==> tundra <==
==> flow/design.v <==
module data_syn(
    input logic clk_i,
    input logic rst_n_i,
    input logic data_i,
    output logic data_o
);
logic data_a, data_b;
assign data_o = data_b;
always_ff @(posedge clk_i or negedge rst_n_i)
begin
    if (!rst_n_i) begin
        data_a <= 1'b0;
        data_b <= 1'b0;
    end else begin
        data_a <= data_i;
        data_b <= data_a;
    end
end
endmodule
module edge2en(
    input logic clk_i,
    input logic rst_n_i,
    input logic data_i,
    output logic pos_edge_o,
    output logic neg_edge_o,
    output logic any_edge_o
);
logic data_a, data_b;
assign pos_edge_o = ~data_b & data_a;
assign neg_edge_o = ~data_a & data_b;
assign any_edge_o =  data_a ^ data_b;
always_ff @(posedge clk_i or negedge rst_n_i)
begin
    if (!rst_n_i) begin
        data_a <= 1'b0;
        data_b <= 1'b0;
    end else begin
        data_a <= data_i;
        data_b <= data_a;
    end
end
endmodule
module startup #(
    parameter int W = 32
) (
    input logic clk_i,
    input logic rst_n_i,
    input logic  [4:0] gate_sync_i,
    input logic [W-1:0] gate_shift_i,
    output logic [4:0] gate_en_o
);
logic  [4:0] gate_en;
logic [W-1:0] gate_cnt;
logic        gate_next;
logic        gate_done;
assign gate_en_o = gate_en;
edge2en gate_next_en(
    .clk_i(clk_i),
    .rst_n_i(rst_n_i),
    .data_i(gate_done & (gate_en == gate_sync_i)),
    .pos_edge_o(gate_next)
);
always_ff @(posedge clk_i or negedge rst_n_i)
begin
    if (!rst_n_i) begin
        gate_en   <= 5'b00000;
        gate_cnt  <= {W{1'b0}};
        gate_done <= 1'b0;
    end else begin
        gate_en   <= gate_next ? {gate_en[3:0], (gate_sync_i != 5'b01111)} : gate_en;
        gate_cnt  <= gate_next ? {W{1'b0}} : gate_cnt + 1'b1;
        gate_done <= gate_next ? 1'b0 : (gate_cnt == gate_shift_i) ? 1'b1 : gate_done;
    end
end
endmodule
module measure #(
    parameter int W = 32
) (
    input logic clk_i,
    input logic rst_n_i,
    input logic sig_clk_i,
    input logic        gate_en_i,
    input logic [W-1:0] gate_total_i,
    output logic        reg_wr_en_o,
    output logic [2*W-1:0] reg_wr_data_o,
    output logic gate_sync_o
);
logic sig_clk_s;
logic sig_clk_p;
logic gate_sync;
logic gate_sync_n;
logic        gate_en;
logic [W-1:0] gate_cnt;
logic [W-1:0] sig_clk_cnt;
logic [W-1:0] ref_clk_cnt;
logic        reg_wr_en;
logic [2*W-1:0] reg_wr_data;
assign reg_wr_en_o   = reg_wr_en;
assign reg_wr_data_o = reg_wr_data;
assign gate_sync_o = gate_sync;
data_syn sig_clk_syn(
    .clk_i(clk_i),
    .rst_n_i(rst_n_i),
    .data_i(sig_clk_i),
    .data_o(sig_clk_s)
);
edge2en sig_clk_en(
    .clk_i(clk_i),
    .rst_n_i(rst_n_i),
    .data_i(sig_clk_s),
    .pos_edge_o(sig_clk_p)
);
edge2en gate_sync_en(
    .clk_i(clk_i),
    .rst_n_i(rst_n_i),
    .data_i(gate_sync),
    .neg_edge_o(gate_sync_n)
);
always_ff @(posedge clk_i or negedge rst_n_i)
begin
    if (!rst_n_i) begin
        gate_en  <= 1'b0;
        gate_cnt <= {W{1'b0}};
        gate_sync <= 1'b0;
        sig_clk_cnt <= {W{1'b0}};
        ref_clk_cnt <= {W{1'b0}};
        reg_wr_en   <= 1'b0;
        reg_wr_data <= {(2*W){1'b0}};
    end else begin
        if (gate_sync) begin
            gate_en  <= (gate_cnt == gate_total_i) ? 1'b0 : gate_en;
            gate_cnt <= (gate_cnt == gate_total_i) ? {W{1'b0}} : gate_cnt + 1'b1;
            gate_sync <= (sig_clk_p & ~gate_en) ? 1'b0 : gate_sync;
            sig_clk_cnt <= sig_clk_p ? sig_clk_cnt + 1'b1 : sig_clk_cnt;
            ref_clk_cnt <= ref_clk_cnt + 1'b1;
        end else begin
            gate_en  <= gate_en_i;
            gate_cnt <= {W{1'b0}};
            gate_sync <= (sig_clk_p & gate_en) ? 1'b1 : gate_sync;
            sig_clk_cnt <= reg_wr_en ? {W{1'b0}} : sig_clk_cnt;
            ref_clk_cnt <= reg_wr_en ? {W{1'b0}} : ref_clk_cnt;
        end
        reg_wr_en   <= gate_sync_n;
        reg_wr_data <= gate_sync_n ? {ref_clk_cnt, sig_clk_cnt} : reg_wr_data;
    end
end
endmodule
`timescale 1ns / 1ps
module axi_dfm_v1_0(
    input logic s_axi_aclk,
    input logic s_axi_aresetn,
    input  logic [31:0] s_axi_awaddr,
    input  logic        s_axi_awvalid,
    output logic        s_axi_awready,
    input  logic [31:0] s_axi_wdata,
    input  logic        s_axi_wvalid,
    output logic        s_axi_wready,
    output logic s_axi_bvalid,
    input  logic s_axi_bready,
    input  logic [31:0] s_axi_araddr,
    input  logic        s_axi_arvalid,
    output logic        s_axi_arready,
    output logic [31:0] s_axi_rdata,
    output logic        s_axi_rvalid,
    input  logic        s_axi_rready,
    input  logic signal_in,
    output logic signal_done
);
localparam int W = 16;
logic [4:0] gate_en;
logic [4:0] gate_sync;
logic [W-1:0] gate_shift;
logic [W-1:0] gate_total;
logic     [4:0] raw_wr_en;
logic [2*W-1:0] raw_wr_data[5];
logic           reg_wr_en;
logic [2*W-1:0] reg_wr_data;
logic [2*W-1:0] reg_rd_data;
assign s_axi_awready = s_axi_aresetn && s_axi_awvalid && (!s_axi_bvalid || s_axi_bready);
assign s_axi_wready  = s_axi_aresetn && s_axi_wvalid  && (!s_axi_bvalid || s_axi_bready);
assign s_axi_arready = s_axi_aresetn && s_axi_arvalid && (!s_axi_rvalid || s_axi_rready);
assign signal_done = reg_wr_en;
always_ff @(posedge s_axi_aclk or negedge s_axi_aresetn)
begin
    if (!s_axi_aresetn) begin
        gate_shift <= {W{1'b0}};
        gate_total <= {W{1'b0}};
        reg_rd_data <= {(2*W){1'b0}};
        s_axi_bvalid <= 1'b0;
        s_axi_rvalid <= 1'b0;
        s_axi_rdata <= 32'h0000_0000;
    end else begin
        if (s_axi_awready) begin
            case (s_axi_awaddr[7:0])
                8'h00:
                    gate_shift <= s_axi_wdata[W-1:0];
                8'h04:
                    gate_total <= s_axi_wdata[W-1:0];
                default:
                    reg_rd_data <= reg_wr_data;
            endcase
        end
        if (s_axi_arready) begin
            case (s_axi_araddr[7:0])
                8'h00:
                    s_axi_rdata <= {{(32-W){1'b0}}, gate_shift};
                8'h04:
                    s_axi_rdata <= {{(32-W){1'b0}}, gate_total};
                8'h08:
                    s_axi_rdata <= {{(32-W){1'b0}}, reg_rd_data[W-1:0]};
                8'h0C:
                    s_axi_rdata <= {{(32-W){1'b0}}, reg_rd_data[2*W-1:W]};
                default:
                    s_axi_rdata <= 32'h0000_0000;
            endcase
        end
        s_axi_bvalid <= (s_axi_bvalid & ~s_axi_bready) | s_axi_awready;
        s_axi_rvalid <= (s_axi_rvalid & ~s_axi_rready) | s_axi_arready;
    end
end
startup #(.W(W)) startup(
    .clk_i(s_axi_aclk),
    .rst_n_i(s_axi_aresetn),
    .gate_sync_i(gate_sync),
    .gate_shift_i(gate_shift),
    .gate_en_o(gate_en)
);
genvar i;
generate
    for (i = 0; i < 5; i = i + 1) begin: measure_block
        measure #(.W(W)) measure(
            .clk_i(s_axi_aclk),
            .rst_n_i(s_axi_aresetn),
            .sig_clk_i(signal_in),
            .gate_en_i(gate_en[i]),
            .gate_total_i(gate_total),
            .reg_wr_en_o(raw_wr_en[i]),
            .reg_wr_data_o(raw_wr_data[i]),
            .gate_sync_o(gate_sync[i])
        );
    end
endgenerate
always_ff @(posedge s_axi_aclk or negedge s_axi_aresetn)
begin
    if (!s_axi_aresetn) begin
        reg_wr_en   <= 1'b0;
        reg_wr_data <= {(2*W){1'b0}};
    end else begin
        reg_wr_en <= raw_wr_en[0] | raw_wr_en[1] | raw_wr_en[2] | raw_wr_en[3] | raw_wr_en[4];
        case (raw_wr_en)
            5'b00001:
                reg_wr_data <= raw_wr_data[0];
            5'b00010:
                reg_wr_data <= raw_wr_data[1];
            5'b00100:
                reg_wr_data <= raw_wr_data[2];
            5'b01000:
                reg_wr_data <= raw_wr_data[3];
            5'b10000:
                reg_wr_data <= raw_wr_data[4];
            default:
                reg_wr_data <= reg_wr_data;
        endcase
    end
end
endmodule
==> flow/run.sh <==
#!/bin/bash
# the make line also repeats each setting of config.mk as NAME=value (left out here)
make -C /OpenROAD-flow-scripts/flow DESIGN_CONFIG=/design/flow/config.mk WORK_HOME=/design/flow/orfs CLKGATE_MAP_FILE= finish
==> flow/config.mk <==
export PLATFORM = sky130hd
export DESIGN_NAME = axi_dfm_v1_0
export DESIGN_NICKNAME = axi_dfm_v1_0
export VERILOG_FILES = /design/flow/design.v
export SDC_FILE = /design/flow/constraint.sdc
export NUM_CORES = 4
export LEC_CHECK = 0
export ABC_AREA = 0
export CAP_MARGIN = 20
export CELL_PAD_IN_SITES_DETAIL_PLACEMENT = 0
export CORE_ASPECT_RATIO = 0.63
export CORE_MARGIN = 2
export CORE_UTILIZATION = 72
export CTS_CLUSTER_SIZE = 83
export PLACE_DENSITY = 0.78
export SETUP_SLACK_MARGIN = -0.06
export SLEW_MARGIN = 20
export TNS_END_PERCENT = 65
==> flow/constraint.sdc <==
create_clock -name core_clock -period 1.97 [get_ports {s_axi_aclk}]
set_input_delay 0.3940 -clock core_clock [delete_from_list [all_inputs] [get_ports {s_axi_aclk}]]
set_output_delay 0.3940 -clock core_clock [all_outputs]
set_load 0.01 [all_outputs]
==> amber: changes against tundra <==
ABC_AREA = default   (was 0)
CELL_PAD_IN_SITES_DETAIL_PLACEMENT = default   (was 0)
CORE_ASPECT_RATIO = default   (was 0.63)
CORE_UTILIZATION = 68   (was 72)
CTS_CLUSTER_SIZE = default   (was 83)
PLACE_DENSITY = default   (was 0.78)
SETUP_SLACK_MARGIN = default   (was -0.06)
TNS_END_PERCENT = default   (was 65)
==> flow/constraint.sdc (replaced) <==
create_clock -name core_clock -period 3.71 [get_ports {s_axi_aclk}]
set_input_delay 0.7420 -clock core_clock [delete_from_list [all_inputs] [get_ports {s_axi_aclk}]]
set_output_delay 0.7420 -clock core_clock [all_outputs]
set_load 0.01 [all_outputs]
==> harbor: changes against tundra <==
ABC_AREA = default   (was 0)
CELL_PAD_IN_SITES_DETAIL_PLACEMENT = default   (was 0)
CORE_ASPECT_RATIO = default   (was 0.63)
CORE_UTILIZATION = 40   (was 72)
CTS_CLUSTER_SIZE = default   (was 83)
PLACE_DENSITY = 0.6   (was 0.78)
SETUP_SLACK_MARGIN = default   (was -0.06)
TNS_END_PERCENT = default   (was 65)
==> flow/constraint.sdc (replaced) <==
create_clock -name core_clock -period 3.55 [get_ports {s_axi_aclk}]
set_input_delay 0.7100 -clock core_clock [delete_from_list [all_inputs] [get_ports {s_axi_aclk}]]
set_output_delay 0.7100 -clock core_clock [all_outputs]
set_load 0.01 [all_outputs]
==> results.sh <==
# implementation run metrics
export IMPL_status="finished with violations"
export IMPL_so_faults="setup timing"
export IMPL_area_sequential_sq_um=14200
export IMPL_skew_ps=35.0
export IMPL_n_clock_buffer=70
export IMPL_clkTransAtPathRegs_ps=70
export IMPL_switchingPower_uw=10100
export IMPL_routedWlPerCell_um=23.2
export IMPL_grt_pass1_wl_um=114000
export IMPL_startpoint_type="flip-flop"
export IMPL_fin_ws_ps=-55.7
export IMPL_setup_viol=13
# the run above: tundra

==> results.sh <==
# implementation run metrics
export IMPL_status="finished clean"
export IMPL_yosys_top_cells_area="dfrtp_1 53%, mux2_2 7.8%, xnor2_1 3.9%"
export IMPL_area_sequential_sq_um=14200
export IMPL_fin_ws_ps=418
export IMPL_stdcell_area_sq_um=30800
export IMPL_grt_busiest_layer="met2"
export IMPL_nNonClkInverters=96
export IMPL_clkTransAtPathRegs_ps=50
export IMPL_ys_area_sq_um=27000
export IMPL_n_clock_buffer=97
export IMPL_switchingPower_uw=5510
export IMPL_grt_pass1_wl_um=108000
export IMPL_skew_ps=19.5
export IMPL_cp_startpoint="s_axi_aresetn"
# the run above: harbor

==> results.sh <==
# implementation run metrics
export IMPL_switchingPower_uw=5140
export IMPL_skew_ps=11.8
export IMPL_setup_viol=0
export IMPL_min_from="measure_block[2].measure.sig_clk_syn.data_b"
export IMPL_status="finished clean"
export IMPL_startpoint_type="input pin"
export IMPL_cts_sinks=568
export IMPL_crit_required_ps=2970
export IMPL_area_sequential_sq_um=14200
export IMPL_grt_pass1_wl_um=109000
export IMPL_fin_ws_ps=394
export IMPL_combPwrFrac_pct=19.4
export IMPL_routedWlPerCell_um=22.2
export IMPL_grt_max_degree=181
# the run above: amber

